==> v35 <==
==> flow/design.v <==
module SIGNAL_GENERATOR_ANALYZER_ONE_WIRE
(
	input CLK_100MHz,
	input rst,
	input  	MUAFR_MISO_P,
	input  	MUAFR_MISO_N,
	input 	enable_generate,
	output logic [11: 0] test_cnt_1,
	output logic [11: 0] test_cnt_0
);
localparam ITERATION = 1004; 
logic [3: 0] prev_MUAFR_MISO_P;
logic [3: 0] prev_MUAFR_MISO_N;
always @(posedge CLK_100MHz)
begin
	if (rst)
	begin
		prev_MUAFR_MISO_P <= 4'h0;
		prev_MUAFR_MISO_N <= 4'h0;
	end else
	begin
	prev_MUAFR_MISO_P[3] <= prev_MUAFR_MISO_P[2];
	prev_MUAFR_MISO_P[2] <= prev_MUAFR_MISO_P[1];
	prev_MUAFR_MISO_P[1] <= prev_MUAFR_MISO_P[0];
	prev_MUAFR_MISO_P[0] <= MUAFR_MISO_P;
	prev_MUAFR_MISO_N[3] <= prev_MUAFR_MISO_N[2];
	prev_MUAFR_MISO_N[2] <= prev_MUAFR_MISO_N[1];
	prev_MUAFR_MISO_N[1] <= prev_MUAFR_MISO_N[0];
	prev_MUAFR_MISO_N[0] <= MUAFR_MISO_N;
	end
end
logic [15: 0] cnt_analyzer;
logic [11: 0] cnt_skew_P;
logic [11: 0] cnt_skew_N;
always @(posedge CLK_100MHz)
begin
	if (rst)
	begin
		cnt_skew_P <= 0;
		cnt_skew_N <= 0;
		cnt_analyzer <= 0;
		test_cnt_1 <= 0;
		test_cnt_0 <= 0;
	end else
	if (enable_generate == 0)
		begin
			if ((~prev_MUAFR_MISO_P[2] & MUAFR_MISO_P) | (prev_MUAFR_MISO_P[2] & ~MUAFR_MISO_P))
				cnt_skew_P <= cnt_skew_P + 1;
			if ((~prev_MUAFR_MISO_N[2] & MUAFR_MISO_N) | (prev_MUAFR_MISO_N[2] & ~MUAFR_MISO_N))
				cnt_skew_N <= cnt_skew_N + 1;
			if (cnt_analyzer == (ITERATION - 2))
			begin
				cnt_skew_N <= 0;
				cnt_skew_P <= 0;
				test_cnt_1 <= cnt_skew_P;
				test_cnt_0 <= cnt_skew_N;
			end
			if (cnt_analyzer == ITERATION)
				cnt_analyzer <= 0;
			else
				cnt_analyzer <= cnt_analyzer + 1;
		end else
		begin
			cnt_skew_P <= 0;
			cnt_skew_N <= 0;
			cnt_analyzer <= 0;
		end
end
endmodule
module SIGNAL_GENERATOR_ANALYZER
(
	input CLK_100MHz,
	input rst,
	output logic [15:0] MUAFR_MOSI_P,
	output [15:0] MUAFR_MOSI_N,
	input  logic [15:0] MUAFR_MISO_P,
	input  logic [15:0] MUAFR_MISO_N,
	input enable_generate,
	output logic [15:0] status_wire,
	output [15:0] status_gen
);
logic kz;
logic kz_P;
logic kz_N;
logic [15: 0] status_gen_P;
logic [15: 0] status_gen_N;
assign status_gen [15: 0] = status_gen_P [15: 0] & status_gen_N [15: 0];
assign kz = kz_N & kz_P;
localparam cnt_ETALON_GEN_min = 20;
localparam cnt_ETALON_GEN_max = 250;
assign MUAFR_MOSI_N [15: 0]  = ~ MUAFR_MOSI_P [15: 0];
localparam ITERATION = 102;
logic [2: 0] prev_flag_signal_P;
logic [7: 0] cnt_kz_signal_P;
logic [7: 0] cnt_kz_signal_N;
logic [15: 0] fail;
logic [3: 0] j;
logic flag_signal_P;
logic [9: 0] cnt_true_channel [15: 0];
logic [9: 0] cnt_status_true;
wire [8:0] test_cnt_1 [15: 0];
wire [8:0] test_cnt_0 [15: 0];
genvar i;
generate
	for (i = 0; i < 16; i = i + 1)
	begin : generator
		wire [11:0] full_cnt_1;
		wire [11:0] full_cnt_0;
		SIGNAL_GENERATOR_ANALYZER_ONE_WIRE signal_generator_analyzer_one_wire
		(
			.CLK_100MHz(CLK_100MHz),
			.rst(rst),
			.enable_generate(enable_generate),
			.MUAFR_MISO_P(MUAFR_MISO_P[i]),
			.MUAFR_MISO_N(MUAFR_MISO_N[i]),
			.test_cnt_1(full_cnt_1),
			.test_cnt_0(full_cnt_0)
		);
		assign test_cnt_1[i] = full_cnt_1[8:0];
		assign test_cnt_0[i] = full_cnt_0[8:0];
	always @(posedge CLK_100MHz)
	if (rst)
		status_gen_P [i] <= 0;
	else if (enable_generate == 0)
		if ((test_cnt_1 [i] > cnt_ETALON_GEN_min - 1) & (test_cnt_1 [i] < cnt_ETALON_GEN_max + 1))
			status_gen_P [i] <= 1;
		else
			status_gen_P [i] <= 0;
	always @(posedge CLK_100MHz)
	if (rst)
		status_gen_N [i] <= 0;
	else if (enable_generate == 0)
		if ((test_cnt_0 [i] > cnt_ETALON_GEN_min - 1) & (test_cnt_0 [i] < cnt_ETALON_GEN_max + 1))
			status_gen_N [i] <= 1;
		else
			status_gen_N [i] <= 0;
	end
endgenerate
integer k;
always @(posedge CLK_100MHz)
begin
	if (rst)
	begin
		MUAFR_MOSI_P <= 16'h0;
		prev_flag_signal_P <= 3'b0;
		cnt_kz_signal_P <= 0;
		cnt_kz_signal_N <= 0;
		kz_P <= 0;
		kz_N <= 0;
		fail <= 16'hFFFF;
		j <= 0;
		flag_signal_P <= 1;
		for (k = 0; k < 16; k = k + 1)
			cnt_true_channel [k] <= 0;
		cnt_status_true <= 0;
		status_wire <= 16'h0;
	end else
	if (enable_generate == 1)
	begin
		if (flag_signal_P == 1)		 
		begin
			if (prev_flag_signal_P [0] != flag_signal_P)
			begin
				MUAFR_MOSI_P [15: 0] <= 16'h0;
			end else
			begin
				MUAFR_MOSI_P [j] <= ((cnt_status_true  < (ITERATION - 6)) & (cnt_status_true >= 0)) ? 1 : 0;
			end
		end	else
		begin
			if (prev_flag_signal_P [0] != flag_signal_P)
			begin
				MUAFR_MOSI_P [15: 0] <= 16'hFFFF;
			end else
			begin
				MUAFR_MOSI_P [j] <= ((cnt_status_true  < (ITERATION - 6)) & (cnt_status_true >= 0)) ? 0 : 1;
			end
		end
		prev_flag_signal_P [2] <= prev_flag_signal_P [1];
		prev_flag_signal_P [1] <= prev_flag_signal_P [0];
		prev_flag_signal_P [0] <= flag_signal_P;
		if (cnt_status_true  == (ITERATION - 3))  
		begin
			j <= j + 1;
			cnt_status_true <= 0;
			if (j == 15)
				flag_signal_P <= flag_signal_P + 1;
			if (fail[j] == 0)
				status_wire [j] <= 1;
			else
				status_wire [j] <= 0;
		end else
			cnt_status_true <= cnt_status_true + 1;
		if ((cnt_status_true  == (ITERATION - 4)) & (flag_signal_P == 0))  
			if ((cnt_true_channel [j] > (ITERATION >> 1)) & (cnt_true_channel [j] < (ITERATION << 1)) & (kz == 1))
				fail[j] <= 0;
			else
				fail[j] <= 1;
		if ((cnt_status_true  > (ITERATION - 7)) & (flag_signal_P == 0))  
			if (cnt_kz_signal_P > (ITERATION - 15))
				kz_P <= 1;
			else
				kz_P <= 0;
		if ((cnt_status_true  > (ITERATION - 7)) & (flag_signal_P == 0))	 
			if (cnt_kz_signal_N > (ITERATION - 15))
				kz_N <= 1;
			else
				kz_N <= 0;
		if (cnt_status_true  == (ITERATION - 4))  
			cnt_true_channel [j] <= 0;
		else
			if ((MUAFR_MISO_P [j] == flag_signal_P) & (MUAFR_MISO_N [j] != flag_signal_P))
				cnt_true_channel [j] <= cnt_true_channel [j] + 1;
		if (cnt_status_true  == (ITERATION - 4))  
			cnt_kz_signal_P <= 0;
		else
			if (((MUAFR_MISO_P [0] == MUAFR_MISO_P [j]) + (MUAFR_MISO_P [1] == MUAFR_MISO_P [j]) + (MUAFR_MISO_P [2] == MUAFR_MISO_P [j]) + (MUAFR_MISO_P [3] == MUAFR_MISO_P [j]) + (MUAFR_MISO_P [4] == MUAFR_MISO_P [j]) + (MUAFR_MISO_P [5] == MUAFR_MISO_P [j]) + (MUAFR_MISO_P [6] == MUAFR_MISO_P [j]) + (MUAFR_MISO_P [7] == MUAFR_MISO_P [j]) + (MUAFR_MISO_P [8] == MUAFR_MISO_P [j]) + (MUAFR_MISO_P [9] == MUAFR_MISO_P [j]) + (MUAFR_MISO_P [10] == MUAFR_MISO_P [j]) + (MUAFR_MISO_P [11] == MUAFR_MISO_P [j]) + (MUAFR_MISO_P [12] == MUAFR_MISO_P [j]) + (MUAFR_MISO_P [13] == MUAFR_MISO_P [j])) == 1)
				cnt_kz_signal_P <= cnt_kz_signal_P + 1;
		if (cnt_status_true  == (ITERATION - 3)) 
			cnt_kz_signal_N <= 0;
		else
			if (((MUAFR_MISO_N [0] == MUAFR_MISO_N [j]) + (MUAFR_MISO_N [1] == MUAFR_MISO_N [j]) + (MUAFR_MISO_N [2] == MUAFR_MISO_N [j]) + (MUAFR_MISO_N [3] == MUAFR_MISO_N [j]) + (MUAFR_MISO_N [4] == MUAFR_MISO_N [j]) + (MUAFR_MISO_N [5] == MUAFR_MISO_N [j]) + (MUAFR_MISO_N [6] == MUAFR_MISO_N [j]) + (MUAFR_MISO_N [7] == MUAFR_MISO_N [j]) + (MUAFR_MISO_N [8] == MUAFR_MISO_N [j]) + (MUAFR_MISO_N [9] == MUAFR_MISO_N [j]) + (MUAFR_MISO_N [10] == MUAFR_MISO_N [j]) + (MUAFR_MISO_N [11] == MUAFR_MISO_N [j]) + (MUAFR_MISO_N [12] == MUAFR_MISO_N [j]) + (MUAFR_MISO_N [13] == MUAFR_MISO_N [j])) > 13)
				cnt_kz_signal_N <= cnt_kz_signal_N + 1;
		end else
		begin
			j <= 0;
			cnt_true_channel [j] <= 0;
			cnt_status_true <= 0;
			flag_signal_P <= 0;
			MUAFR_MOSI_P <= 16'h0;
		end
end
endmodule
==> flow/run.sh <==
#!/bin/bash
# the make line also repeats each setting of config.mk as NAME=value (left out here)
make -C /OpenROAD-flow-scripts/flow DESIGN_CONFIG=/design/flow/config.mk WORK_HOME=/design/flow/orfs CLKGATE_MAP_FILE= finish
==> flow/config.mk <==
export PLATFORM = sky130hd
export DESIGN_NAME = SIGNAL_GENERATOR_ANALYZER
export DESIGN_NICKNAME = SIGNAL_GENERATOR_ANALYZER
export VERILOG_FILES = /design/flow/design.v
export SDC_FILE = /design/flow/constraint.sdc
export NUM_CORES = 4
export LEC_CHECK = 0
export ABC_AREA = 1
export CAP_MARGIN = 40
export CORE_ASPECT_RATIO = 0.86
export CORE_MARGIN = 2
export CORE_UTILIZATION = 72
export CTS_CLUSTER_DIAMETER = 395
export CTS_CLUSTER_SIZE = 14
export PLACE_DENSITY_LB_ADDON = 0.28
export SETUP_SLACK_MARGIN = 1.21
export SLEW_MARGIN = 0
==> flow/constraint.sdc <==
create_clock -name core_clock -period 4.73 [get_ports {CLK_100MHz}]
set_input_delay 0.9460 -clock core_clock [delete_from_list [all_inputs] [get_ports {CLK_100MHz}]]
set_output_delay 0.9460 -clock core_clock [all_outputs]
set_load 0.01 [all_outputs]
==> inputs of v15, as changes to v35 <==
- CAP_MARGIN: 40 -> 0
- CELL_PAD_IN_SITES_DETAIL_PLACEMENT: unset -> 0
- CORE_ASPECT_RATIO: 0.86 -> unset
- CTS_CLUSTER_DIAMETER: 395 -> unset
- CTS_CLUSTER_SIZE: 14 -> 71
- GPL_TIMING_DRIVEN: unset -> 1
- HOLD_SLACK_MARGIN: unset -> -0.04
- PLACE_DENSITY: unset -> 0.64
- PLACE_DENSITY_LB_ADDON: 0.28 -> unset
- SETUP_SLACK_MARGIN: 1.21 -> 1.15
- SLEW_MARGIN: 0 -> 20
==> flow/constraint.sdc (replaced) <==
create_clock -name core_clock -period 4.67 [get_ports {CLK_100MHz}]
set_input_delay 0.9340 -clock core_clock [delete_from_list [all_inputs] [get_ports {CLK_100MHz}]]
set_output_delay 0.9340 -clock core_clock [all_outputs]
set_load 0.01 [all_outputs]
==> insert_results.sql <==
-- generated from flow reports
INSERT INTO impl_metrics (metric_group, metric, value, unit) VALUES
('power_and_ir_drop', 'power.combinational.fraction', '7.6', '%'),
('timing', 'report.final.setup_viol', '6', ''),
('status', 'failed_checks', 'setup timing', ''),
('finish', 'flop_area', '0.0258', 'sq mm'),
('power_and_ir_drop', 'clock_network_power_consumption', '7.26', 'mW'),
('timing', 'post-route-worst-setup-slack', '-0.314', 'ns'),
('floorplan', 'core_util_floorplan', '72.8', '%'),
('global_routing', 'global_route_wire_length_before_repair', '200', 'mm'),
('clock_tree', 'cts_made_buffers', '96', ''),
('global_routing', 'global_route.usage.met2', '54.8', '%'),
('critical_path', 'worst-path-stages', '26', ''),
('critical_path', 'cp.buffers_inverters', '4', ''),
('place', 'routabilityCongestion', '0.945', ''),
('status', 'outcome', 'complete, but fails checks', ''),
('floorplan', 'num_rows', '91', ''),
('floorplan', 'die_w', '295', 'um'),
('timing', 'timing.final.crit_share', '107', '%'),
('place', 'pre_cts_slack', '-1.35', 'ns');
[end of results for v35]
==> insert_results.sql <==
-- generated from flow reports
INSERT INTO impl_metrics (metric_group, metric, value, unit) VALUES
('status', 'outcome', 'complete, but fails checks', ''),
('status', 'failed_checks', 'setup timing', ''),
('floorplan', 'die_w', '273', 'um'),
('finish', 'flop_area', '0.0258', 'sq mm'),
('global_routing', 'global_route_wire_length_before_repair', '193', 'mm'),
('timing', 'report.final.setup_viol', '6', ''),
('timing', 'post-route-worst-setup-slack', '-0.344', 'ns'),
('timing', 'timing.final.crit_share', '107', '%'),
('power_and_ir_drop', 'clock_network_power_consumption', '9.57', 'mW'),
('clock_tree', 'cts_made_buffers', '116', ''),
('place', 'pre_cts_slack', '-1.36', 'ns'),
('floorplan', 'core_util_floorplan', '72.9', '%'),
('floorplan', 'num_rows', '98', ''),
('global_routing', 'global_route.usage.met2', '54.1', '%'),
('power_and_ir_drop', 'power.combinational.fraction', '6.5', '%');
[end of results for v15]
